Design adc_3008, start of the top module:
module adc_3008(clk, rst, cs, mosi, sck, miso, start, seg0, seg1, seg2, seg3, seg4, seg5); 
input clk, rst;
input miso;
input start;
output reg cs;
output reg mosi, sck;
output [7:0] seg0, seg1, seg2, seg3, seg4, seg5;
reg [2:0] state;     
reg [7:0] cnt_clk;   
reg [4:0] cnt_sck;   
reg [3:0] cnt_bit;   
reg [2:0] cnt_byte; 
reg rd_sig;          
reg [10:0] data_reg; 
reg [9:0] data_out;  
reg send_data_sig;   
reg [31:0] cnt;      
reg start_sig;       
wire [3:0] unit;
wire [3:0] ten; 
wire [3:0] hun; 
wire [3:0] thou; 
wire [3:0] ten_thou;
wire [3:0] hun_thou;
wire [19:0] data_bcd;
wire [19:0] data_bcd_vol;
assign data_bcd = {10'b0, data_out};
assign data_bcd_vol = (data_bcd*20'd479)/20'd1023;
parameter [2:0] INTIAL = 3'd0,
                WAIT_START = 3'd1,
                WRITE = 3'd2,
		READ = 3'd3,
		WAIT_END = 3'd4,
		END = 3'd5;
parameter WR_IN = 11'b000001_10010;
parameter cnt_clk_max = 8'd219;
parameter cnt_max = 32'd1_999;
always@(posedge clk or posedge rst)
if (rst)
cnt <= 32'd0;
else if (cnt == cnt_max)
cnt <= 32'd0;
else if (start == 1'b1)
cnt <= cnt + 1'b1;
always@(posedge clk or posedge rst)
if (rst)
start_sig <= 1'b0;
else if (start == 1'b1 && cnt == cnt_max)  
start_sig <= 1'b1;
else 
start_sig <= 1'b0;
always@(posedge clk or posedge rst)
if (rst)
state <= INTIAL;
else 
case(state)
INTIAL: if (start_sig == 1'b1)
        state <= WAIT_START;
		  else 
		  state <= INTIAL;
WAIT_START: if (cnt_byte == 3'd0 && cnt_clk == cnt_clk_max)
            state <= WRITE;
            else 
            state <= WAIT_START;			
WRITE: if (cnt_byte == 3'd1 && cnt_clk == cnt_clk_max)
       state <= READ;
	   else 
	   state <= WRITE;
READ: if (cnt_byte == 3'd2 && cnt_clk == cnt_clk_max)
      state <= WAIT_END;
      else 
      state <= READ;	  
WAIT_END: if (cnt_byte == 3'd3 && cnt_clk == cnt_clk_max)
          state <= END;
		    else 
		    state <= WAIT_END;
END: if (cnt_byte == 3'd4 && cnt_clk == cnt_clk_max)
     state <= INTIAL;
     else 
     state <= END;
default: state <= INTIAL;
endcase
always@(posedge clk or posedge rst)
if (rst)
cnt_clk <= 8'd0;
else if (state == INTIAL)
  ...
For scale: roughly 160 flip-flops, ~55 I/O pins.
clock: 20.0 ns
lec_check: 0
abc_area: 1
cap_margin: 20
core_aspect_ratio: 1.88
core_margin: 2
core_utilization: 57
cts_cluster_diameter: 223
cts_cluster_size: 95
place_density: 0.35
slew_margin: 0
tns_end_percent: 25
run.sh (not shown) runs the stock make flow with config.mk's settings and CLKGATE_MAP_FILE=.
The baseline ran to the end with no violations.
==> next run, changes <==
--- a/flow/config.mk
+++ b/flow/config.mk
@@ -8,10 +8,9 @@
 export ABC_AREA = 1
 export CAP_MARGIN = 20
-export CORE_ASPECT_RATIO = 1.88
+export CORE_ASPECT_RATIO = 1.05
 export CORE_MARGIN = 2
-export CORE_UTILIZATION = 57
+export CORE_UTILIZATION = 44
 export CTS_CLUSTER_DIAMETER = 223
 export CTS_CLUSTER_SIZE = 95
-export PLACE_DENSITY = 0.35
-export SLEW_MARGIN = 0
+export SLEW_MARGIN = 20
 export TNS_END_PERCENT = 25
After rerunning: Critical path depth shrinks by 1. Synthesized cell count is unchanged. Sequential cell count does not change. First-iteration DRC count grows by 42%. Via count shrinks by 2.8%. Design area grows by 0.50%. Utilization shrinks by 15 points.


adc_3008 again, from the RTL that the note above started with.
// adc_3008
module adc_3008(clk, rst, cs, mosi, sck, miso, start, seg0, seg1, seg2, seg3, seg4, seg5);
Settings: LEC_CHECK=0, ABC_AREA=1, CAP_MARGIN=20, CELL_PAD_IN_SITES_DETAIL_PLACEMENT=0, CORE_ASPECT_RATIO=1.05, CORE_MARGIN=2, CORE_UTILIZATION=15, CTS_CLUSTER_SIZE=95, GPL_ROUTABILITY_DRIVEN=0, GPL_TIMING_DRIVEN=0, MAX_ROUTING_LAYER=met4, SETUP_SLACK_MARGIN=1.33, SLEW_MARGIN=20, TNS_END_PERCENT=40; clock period 9.27 ns.
The starting point reached the layout checks and failed them: setup timing.
Then changed:
- ABC_AREA: 1 -> not set
- CELL_PAD_IN_SITES_DETAIL_PLACEMENT: 0 -> not set
- CORE_ASPECT_RATIO: 1.05 -> not set
- CORE_UTILIZATION: 15 -> 40
- CTS_CLUSTER_SIZE: 95 -> not set
- GPL_ROUTABILITY_DRIVEN: 0 -> not set
- GPL_TIMING_DRIVEN: 0 -> not set
- MAX_ROUTING_LAYER: met4 -> not set
- SETUP_SLACK_MARGIN: 1.33 -> not set
- TNS_END_PERCENT: 40 -> not set
- clock period: 9.27 -> 20.0 ns (I/O delays scaled with it)
Result: The new run finished with timing, DRC and antenna clean; sequential share of layout area rose by 5.0 points; design area fell by about a fifth; clock-buffer cell count fell by 4; critical path depth is lower by 28; first-iteration DRC count climbs by well over a third; setup slack improves by 8.2 ns; via count came out lower by a little under a tenth; clock skew rises by 0.0053 ns; wire length came out lower by a few percent.
Then changed:
- ABC_AREA: not set -> 1
- CORE_ASPECT_RATIO: not set -> 1.88
- CORE_UTILIZATION: 40 -> 55
- CTS_CLUSTER_DIAMETER: not set -> 223
- CTS_CLUSTER_SIZE: not set -> 95
- SETUP_SLACK_MARGIN: not set -> 4.71
- TNS_END_PERCENT: not set -> 25
Result:
- The new run finished with timing, DRC and antenna clean
- wire length climbs by 2.8%
- total power climbs by 5.3%
- final cell count climbs by 11%
- sequential share of layout area hardly moves
Then changed:
- ABC_AREA: 1 -> not set
- CORE_ASPECT_RATIO: 1.88 -> not set
- CORE_UTILIZATION: 55 -> 40
- CTS_CLUSTER_DIAMETER: 223 -> 385
- CTS_CLUSTER_SIZE: 95 -> 45
- HOLD_SLACK_MARGIN: not set -> -0.1
- SETUP_SLACK_MARGIN: 4.71 -> not set
- TNS_END_PERCENT: 25 -> not set
The changed run produced a clean layout.
Clock-buffer cell count rose by 2.
Clock power fell by 8.6%.
Power fell by 5.0%.
Final area is about the same.
Worst hold slack is worse by 0.028 ns.
Die size rose by 37%.
Then changed:
- CELL_PAD_IN_SITES_DETAIL_PLACEMENT: not set -> 1
- CORE_ASPECT_RATIO: not set -> 0.59
- CTS_CLUSTER_DIAMETER: 385 -> 30
- CTS_CLUSTER_SIZE: 45 -> not set
- GPL_ROUTABILITY_DRIVEN: not set -> 0
- GPL_TIMING_DRIVEN: not set -> 0
- HOLD_SLACK_MARGIN: -0.1 -> 0.18
Effect:
- die size hardly moves
- synthesized area stays the same
- wire length went up by 32%
- synthesized cell count is unchanged
- combinational power went up by 12%
Then changed:
- CAP_MARGIN: 20 -> 5
- CELL_PAD_IN_SITES_DETAIL_PLACEMENT: 1 -> 0
- CELL_PAD_IN_SITES_GLOBAL_PLACEMENT: not set -> 2
- CORE_UTILIZATION: 40 -> 60
- CTS_CLUSTER_SIZE: not set -> 97
- TNS_END_PERCENT: not set -> 15
The changed run stopped in global placement without I/O (3_1_place_gp_skip_io).
Area after synthesis is unchanged.
Die size decreases by a quarter to a third.
Synthesized cell count is unchanged.


## run 1
Starting RTL as in the previous note.
clock: 20.0 ns
lec_check: 0
cap_margin: 20
core_aspect_ratio: 1.39
core_margin: 2
core_utilization: 40
gpl_routability_driven: 0
slew_margin: 20
### run 1 -> run 2
- setting CTS_CLUSTER_DIAMETER to 232 for the first time
- setting TNS_END_PERCENT to 25 for the first time
- setting PLACE_DENSITY to 0.35 for the first time
- setting CTS_CLUSTER_SIZE to 95 for the first time
- removing GPL_ROUTABILITY_DRIVEN (formerly 0)
- changing CORE_UTILIZATION from 40 to 57
- changing CORE_ASPECT_RATIO from 1.39 to 0.5
- Overall power consumption (run 2 vs. run 1) increases slightly
- Looking only at final worst slack, and setting everything else aside, the higher value of run 2 and run 1 goes to run 1.
- | die span in x | higher: run 2 |
- As of run 2, cell area had fallen slightly compared to run 1.
- Between run 1 and run 2, the flow reports overall via count from detail_route increasing slightly.
- Run 2 against run 1: number of tapcells lost about 30%, total wire length after detailed routing lost 0.90%.
diff inputs: run 2 => run 3
- CORE_UTILIZATION: 57 -> 44
- TNS_END_PERCENT: 25 -> 100
- CORE_ASPECT_RATIO: 0.5 -> 1.88
- PLACE_DENSITY: 0.35 -> unset
- CTS_CLUSTER_DIAMETER: 232 -> 228
Findings:
Relative to run 2, detailed-route wire length per cell increased by 5.7% in run 3. Taking run 2 as the reference, in run 3 fraction of area in registers decreased by 0.19 points relative to the old numbers, final standard cell count with taps included and fillers excluded increased by 90 relative to the old numbers, switching share of power increased by 2.2 points relative to the old numbers. In run 3 relative to run 2, placed standard-cell area had gone up slightly. Looking at core utilization across run 3 and run 2, the one that comes out higher is run 2. Run 3 against run 2; placement row count is up by more than 100%. Run 3 ends up with higher routed wire length than run 2 does. Looking at number of clock buffers in the layout, run 3 sits below run 2.
Changes in run 4 relative to run 3:
- setting SETUP_SLACK_MARGIN to 4.19 for the first time
- changing TNS_END_PERCENT from 100 to 15
- changing CTS_CLUSTER_DIAMETER from 228 to 309
- changing CORE_UTILIZATION from 44 to 55
- setting ABC_AREA to 1 for the first time
- removing CORE_ASPECT_RATIO (formerly 1.88)
- changing CTS_CLUSTER_SIZE from 95 to 93
- setting HOLD_SLACK_MARGIN to -0.1 for the first time
Against run 3, run 4 comes in 1930 ps lower on endpoint arrival time on the critical path. There was hardly any difference in clock latency at the later pin of the worst-skew pair between run 3 and run 4. Side by side, post-layout total power turned out lower in run 4 than in run 3. Summary — maximum fanout along the worst path, run 4 relative to run 3: higher, by 9. [compare] base=run 3 new=run 4: area of all placed cells without fillers saw little to no change, setup slack saw an increase, global-route usage saw an increase, via count normalized by instance count saw a decrease, count of TritonRoute iterations in the first routing pass saw little to no change. Of run 4 and run 3, the lower clock period minus worst slack belongs to run 4.
Power and IR drop assume default switching activity.
